Design URP_PCIE_RX_DATA_LINK_LAYER, start of the top module:
module URP_PCIE_RX_DATA_LINK_LAYER (
    input   logic                   clk,
    input   logic                   rst_n,
    input   logic   [267:0]         tlp_data_i,  
    input   logic                   tlp_data_valid_i,  
    output  logic                   tlp_data_ready_o,  
    output  logic   [31:0]          dllp_o,  
    output  logic                   dllp_valid_o,  
    input   logic                   dllp_read_i,  
    output  logic   [223:0]         tlp_data_o,  
    output  logic                   tlp_data_valid_o,  
    input   logic                   tlp_data_ready_i  
);
For scale: ~4300 cells after synthesis, roughly 36000 µm² of cells after synthesis.
make LEC_CHECK=0 ABC_AREA=1 CAP_MARGIN=20 CORE_MARGIN=3 CORE_UTILIZATION=53 CTS_CLUSTER_SIZE=47 HOLD_SLACK_MARGIN=0.05 PLACE_DENSITY_LB_ADDON=0.02 SLEW_MARGIN=10 finish   # period 29.0 ns
run.sh (not shown) runs the stock make flow with config.mk's settings and CLKGATE_MAP_FILE=.
The first run finished but failed the layout checks on setup timing.
Next try:
- CORE_MARGIN: 3 -> 2
- CORE_UTILIZATION: 53 -> 72
- CTS_CLUSTER_DIAMETER: default -> 398
- CTS_CLUSTER_SIZE: 47 -> 45
- HOLD_SLACK_MARGIN: 0.05 -> default
- MAX_ROUTING_LAYER: default -> met4
- PLACE_DENSITY: default -> 0.95
- PLACE_DENSITY_LB_ADDON: 0.02 -> default
- SLEW_MARGIN: 10 -> 40
After rerunning: The changed run aborted during 3_5_place_dp, error DPL-0038. Area after synthesis stays the same. Synthesized cell count does not change. Die size falls by a quarter to a third.
Next try:
- ABC_AREA: 1 -> default
- CORE_UTILIZATION: 72 -> 58
- CTS_CLUSTER_DIAMETER: 398 -> default
- CTS_CLUSTER_SIZE: 45 -> default
- MAX_ROUTING_LAYER: met4 -> default
- PLACE_DENSITY: 0.95 -> default
- SLEW_MARGIN: 40 -> 20
- clock period: 29.0 -> 20.3 ns (I/O delays scaled with it)
Effect:
- Now the flow ran to the end with violations: setup timing
- die area climbs by 25%
- synthesized cell count went down by about 32%
- area after synthesis came out higher by about 0.7%
Next try:
- CORE_UTILIZATION: 58 -> 66
- CTS_CLUSTER_SIZE: default -> 43
- SETUP_SLACK_MARGIN: default -> -1.48
- clock period: 20.3 -> 23.3 ns (I/O delays scaled with it)
Effect: Now the flow aborted during 5_1_grt (GRT-0116). Synthesized cell count stays the same. Synthesized area does not change. Die area drops by about 12%.
Next try:
- CORE_UTILIZATION: 66 -> 53
- CTS_CLUSTER_SIZE: 43 -> default
- HOLD_SLACK_MARGIN: default -> 0.05
- SETUP_SLACK_MARGIN: -1.48 -> default
- clock period: 23.3 -> 29.0 ns (I/O delays scaled with it)
=> With this change the flow ran to the end with no violations. Area after synthesis stays the same. Synthesized cell count stays the same. Die area came out higher by 24%.
Next try:
- CORE_UTILIZATION: 53 -> 40
- HOLD_SLACK_MARGIN: 0.05 -> default
- clock period: 29.0 -> 28.6 ns (I/O delays scaled with it)
- The new run finished with timing, DRC and antenna clean
- setup slack gains 0.13 ns
- critical path depth went up by 3
- worst hold slack loses 0.0032 ns
- routed wire length rises by a few percent
- die area came out higher by a quarter to a third
- via count increases slightly
- design area rose by a few percent

========
URP_PCIE_RX_DATA_LINK_LAYER again, from the RTL that the note above started with.
// URP_PCIE_RX_DATA_LINK_LAYER
module URP_PCIE_RX_DATA_LINK_LAYER (
    input   logic                   clk,
    input   logic                   rst_n,
    input   logic   [267:0]         tlp_data_i,  
    input   logic                   tlp_data_valid_i,  
    output  logic                   tlp_data_ready_o,  
    output  logic   [31:0]          dllp_o,  
    output  logic                   dllp_valid_o,  
    input   logic                   dllp_read_i,  
    output  logic   [223:0]         tlp_data_o,  
    output  logic                   tlp_data_valid_o,  
    input   logic                   tlp_data_ready_i  
);
clock: 29.0 ns
lec_check: 0
abc_area: 1
cap_margin: 20
cell_pad_in_sites_detail_placement: 1
core_margin: 3
core_utilization: 53
cts_cluster_size: 47
hold_slack_margin: 0.3
min_routing_layer: met2
place_density_lb_addon: 0.02
slew_margin: 10
tns_end_percent: 95
The first run aborted during detailed placement (3_5_place_dp) (DPL-0033).
Edit:
Settings changed: CELL_PAD_IN_SITES_DETAIL_PLACEMENT 1 to default, CORE_MARGIN 3 to 2, CORE_UTILIZATION 53 to 72, CTS_CLUSTER_DIAMETER from default to 398, CTS_CLUSTER_SIZE 47 to 45, HOLD_SLACK_MARGIN 0.3 to default, MAX_ROUTING_LAYER from default to met4, MIN_ROUTING_LAYER met2 to default, PLACE_DENSITY from default to 0.93, PLACE_DENSITY_LB_ADDON 0.02 to default, SLEW_MARGIN 10 to 40, TNS_END_PERCENT 95 to default.
Result: The new run died in detailed placement (3_5_place_dp); synthesized area stays the same; die area drops by a quarter to a third; synthesized cell count does not change.

========
URP_PCIE_RX_DATA_LINK_LAYER again, from the RTL that the note above started with.
export LEC_CHECK = 0
export CAP_MARGIN = 20
export CORE_MARGIN = 2
export CORE_UTILIZATION = 58
export CTS_CLUSTER_SIZE = 35
export SETUP_SLACK_MARGIN = 4.55
export SLEW_MARGIN = 20
create_clock -name core_clock -period 15.9 [get_ports {clk}]
The first run died in global routing.
Rerun with:
CORE_UTILIZATION = 46   (was 58)
CTS_CLUSTER_SIZE = unset   (was 35)
SETUP_SLACK_MARGIN = 4.25   (was 4.55)
=> The new run finished but failed the layout checks on setup timing. Synthesized area does not change. Die size grows by 26%. Synthesized cell count is unchanged.
Rerun with:
CORE_UTILIZATION = 40   (was 46)
SETUP_SLACK_MARGIN = unset   (was 4.25)
clock period = 29.0 ns   (was 15.9 ns; I/O delays follow)
With this change the flow produced a clean layout.
Design area falls by 23%.
Final cell count falls by 14%.
Sequential share of layout area goes up by 3.0 points.
Setup slack improved by 5.7 ns.
Wire length came out lower by 19%.
Count of clock-buffer cells in the layout rises by 1.
Rerun with:
ABC_AREA = 1   (was unset)
CELL_PAD_IN_SITES_DETAIL_PLACEMENT = 2   (was unset)
CELL_PAD_IN_SITES_GLOBAL_PLACEMENT = 3   (was unset)
CORE_MARGIN = 10   (was 2)
CORE_UTILIZATION = 22   (was 40)
CTS_CLUSTER_SIZE = 14   (was unset)
GPL_ROUTABILITY_DRIVEN = 1   (was unset)
GPL_TIMING_DRIVEN = 1   (was unset)
MAX_ROUTING_LAYER = met4   (was unset)
MIN_ROUTING_LAYER = met2   (was unset)
PLACE_DENSITY_LB_ADDON = 0.01   (was unset)
What happened:
- The new run completed, yet does not pass: setup timing
- clock skew rose by 0.0097 ns
- final cell count rose by 67%
- cell area rose by 33%
- first-iteration DRC count rose by 100%
- synthesized cell count rose by 47%
- maximum frequency fell by 26%
- synthesized area fell by 0.71%
- wire length rose by 61%

========
Setup of wip/sierra:
URP_PCIE_RX_DATA_LINK_LAYER again, from the RTL that the note above started with.
Settings: LEC_CHECK=0, CAP_MARGIN=35, CORE_MARGIN=2, CORE_UTILIZATION=66, CTS_CLUSTER_DIAMETER=270, HOLD_SLACK_MARGIN=0.3, MAX_ROUTING_LAYER=met4, SETUP_SLACK_MARGIN=-1.63, SLEW_MARGIN=20, TNS_END_PERCENT=5; clock period 25.9 ns.
Complete run, failing final checks: wip/sierra, reason negative setup slack.
Edits applied to the flow inputs when going from wip/sierra to wip/violet:
# wip/sierra
export LEC_CHECK = 0
export CAP_MARGIN = 35
export CORE_MARGIN = 2
export CORE_UTILIZATION = 66
export CTS_CLUSTER_DIAMETER = 270
export HOLD_SLACK_MARGIN = 0.3
export MAX_ROUTING_LAYER = met4
export SETUP_SLACK_MARGIN = -1.63
export SLEW_MARGIN = 20
export TNS_END_PERCENT = 5
create_clock -name core_clock -period 25.9 [get_ports {clk}]
# wip/violet
export LEC_CHECK = 0
export CAP_MARGIN = 20
export CORE_MARGIN = 2
export CORE_UTILIZATION = 58
export SETUP_SLACK_MARGIN = 0.34
export SLEW_MARGIN = 20
create_clock -name core_clock -period 22.5 [get_ports {clk}]
In wip/violet the layout overhead on the synthesized area turned out 6.5 points higher than in wip/sierra. Re wire length of the first global-routing pass: wip/violet is about 14% down on wip/sierra. wip/violet -> stages 100% | layout checks FAIL | negative setup slack. In the metrics for wip/violet and wip/sierra, the one carrying the lower fraction of met2 tracks used by global routing is wip/violet. Diff wip/sierra -> wip/violet: total routing usage reported by global routing went down; total detailed-routing wirelength shrank by 43,000 um; sequential share of layout area fell 0.56 points; via count normalized by instance count decreased about 18%. Sort wip/violet and wip/sierra by number of gates resized after CTS asc -> top: wip/sierra.
Here is what was changed in the inputs of wip/garnet compared with wip/violet.
# wip/violet
export LEC_CHECK = 0
export CAP_MARGIN = 20
export CORE_MARGIN = 2
export CORE_UTILIZATION = 58
export SETUP_SLACK_MARGIN = 0.34
export SLEW_MARGIN = 20
create_clock -name core_clock -period 22.5 [get_ports {clk}]
# wip/garnet
export LEC_CHECK = 0
export CAP_MARGIN = 15
export CORE_MARGIN = 2
export CORE_UTILIZATION = 72
export CTS_CLUSTER_SIZE = 60
export MAX_ROUTING_LAYER = met4
export SLEW_MARGIN = 20
create_clock -name core_clock -period 27.9 [get_ports {clk}]
--- outcome ---
Stage in which a tool error killed wip/garnet: global routing (5_1_grt).
Die outline height (higher): wip/violet
Taking wip/violet as the reference, in wip/garnet count of placed standard cells including taps moved down, synthesized area barely changed, worst slack at placement climbed 1.95 ns.
wip/garnet: area of the core region is about 20% lower than what wip/violet reported.
Comparing wip/violet against wip/garnet, there is no change at all in maximum buffer depth of the clock tree.
The die of wip/garnet is smaller than the one used in wip/violet.
Against wip/violet as the reference, wip/garnet delivers a higher post-CTS setup repair buffer count.
Cell area after placement ends up higher on wip/violet.

========
Setup of juniper:
URP_PCIE_RX_DATA_LINK_LAYER again, from the RTL that the note above started with.
Settings: LEC_CHECK=0, ABC_AREA=1, CAP_MARGIN=20, CORE_MARGIN=2, CORE_UTILIZATION=69, CTS_CLUSTER_DIAMETER=235, CTS_CLUSTER_SIZE=99, SLEW_MARGIN=20, TNS_END_PERCENT=25; clock period 33.7 ns.
Tool error DPL-0033 stopped juniper during 3_5_place_dp; no final results.
Here is what was changed in the inputs of fjord compared with juniper.
Settings: CTS_CLUSTER_DIAMETER removed (was 235); PLACE_DENSITY newly set to 0.54; CORE_UTILIZATION changed from 69 to 53; HOLD_SLACK_MARGIN newly set to 0.05; CTS_CLUSTER_SIZE removed (was 99); TNS_END_PERCENT removed (was 25); the clock period (ns, I/O delays scaled along) changed from 33.7 to 29.0.
Results
Taking juniper as the reference, in fjord area share of fa/ha/maj cells after synthesis essentially unchanged; part of the Yosys area used for sequential elements essentially unchanged; fraction of the core area occupied by cells at floorplan decreased 16 points; width of the chip increased about 14%; share of flip-flops with an asynchronous set or reset after synthesis essentially unchanged. NOTE die area juniper->fjord increased by more than a quarter. Compound-cell area share of the yosys netlist: fjord vs juniper identical. Diff juniper..fjord | number of standard cells after synthesis | unchanged. Complete run, failing final checks: fjord, reason setup timing. FAIL juniper @ 3_5_place_dp: tool exited with error. Changes observed in fjord relative to juniper: global placer's final weighted congestion went down by 0.020; core area went up by about 30%; count of standard-cell rows went up by 12.
For yarrow, these inputs were changed with respect to fjord:
Settings: ABC_AREA removed (was 1); PLACE_DENSITY removed (was 0.54); HOLD_SLACK_MARGIN removed (was 0.05); CORE_UTILIZATION changed from 53 to 57; the clock period (ns, I/O delays scaled along) changed from 29.0 to 19.2.
### Flow results
Every stage of yarrow finished as expected; the final checks, on the other hand, flagged setup timing, which means the layout fails. As of yarrow, critical path depth had fallen by more than half compared to fjord. Looking at slowest cell on the critical path, the sky130_fd_sc_hd__xnor2_1 result is from fjord; the sky130_fd_sc_hd__xnor3_2 one comes from yarrow. Setup slack in yarrow is larger than in fjord. fjord -> yarrow: via count decreased by a little under 10%. Compared with fjord, yarrow shows a post-CTS setup buffer count that is 128 lower. Compared with fjord, yarrow shows wire length that has gone up by more than 10%. yarrow has number of ordinary and repair buffers in the finished layout below what fjord had. On die boundary height, the higher figure sits with fjord, not yarrow. Lower post-placement worst setup slack goes to fjord over yarrow.
Inputs modified between yarrow and harbor:
Settings: CTS_CLUSTER_SIZE now 76, previously not set; ABC_AREA now 1, previously not set; CORE_UTILIZATION now 58, was 57; SETUP_SLACK_MARGIN now 0.34, previously not set; the clock period (ns, I/O delays scaled along) now 25.1, was 19.2.
Results
No final results exist for harbor, since it was stopped by error GRT-0232 during 5_1_grt.
Complete run, failing final checks: yarrow, reason setup timing.
Going from yarrow to harbor, initial standard-cell utilization of the core shows an increase of 0.97 points; instance tally after logic synthesis shows an increase of 47%; die height shows a reduction of 1.2%; total instance count after detailed placement shows an increase of 28%.
Area of the core (lower): harbor
harbor against yarrow; weighted congestion at the end of routability-driven global placement is down by a few percent.
Synthesis area per yosys went down slightly going from yarrow to harbor.
Comparing harbor with yarrow, the adder and majority gate portion of the synthesized area came out essentially unchanged.
Input-level comparison between violet and harbor:
Settings: a change of CTS_CLUSTER_SIZE from 76 to 99; an added TNS_END_PERCENT of 25; an added CTS_CLUSTER_DIAMETER of 197; a change of CORE_UTILIZATION from 58 to 72; a deleted SETUP_SLACK_MARGIN that had been 0.34; a change of the clock period (ns, I/O delays scaled along) from 25.1 to 33.7.
Findings:
harbor and violet: no clean run
Status(harbor) = ERROR, stage = 5_1_grt
What ended violet was a tool error in 3_5_place_dp; the run never finished.
Reported for harbor and violet, simple-gate share of the synthesized area turned out identical to the last digit.
violet against harbor: number of standard-cell rows in the floorplan went down by 9, quantity of I/O buffers inserted on ports was more or less identical, number of nets in the synthesized netlist was more or less identical.
Looking at core box area, violet sits below harbor.
violet gives more effective utilization at floorplan than harbor did.
harbor → violet: die span in y dropped about 10%, routability congestion estimate from global placement climbed about 1.6%, floorplan die area dropped about 20%, horizontal die dimension dropped about 10%.
--- input diff violet..xenon ---
Settings: CTS_CLUSTER_DIAMETER: 197 -> unset; ABC_AREA: 1 -> unset; CTS_CLUSTER_SIZE: 99 -> unset; CORE_UTILIZATION: 72 -> 58; TNS_END_PERCENT: 25 -> unset; the clock period (ns, I/O delays scaled along): 33.7 -> 15.9.
Results
FAIL xenon @ 5_1_grt: tool exited with error
Of xenon and violet, the higher global placement routability congestion belongs to xenon.
Chip height (violet / xenon): 0.896
Going from violet to xenon, instance tally after logic synthesis shrinks by 1400.
What violet reported for post-synthesis net count has to be multiplied by 0.70 to get the figure for xenon.
Side by side, xor-xnor portion of the synthesized cell area turned out higher in xenon than in violet.
In the metrics for xenon and violet, the one carrying the lower die area is violet.
xenon reports a higher synthesized area per cell than violet does.
violet -> xenon: synthesized area increased slightly
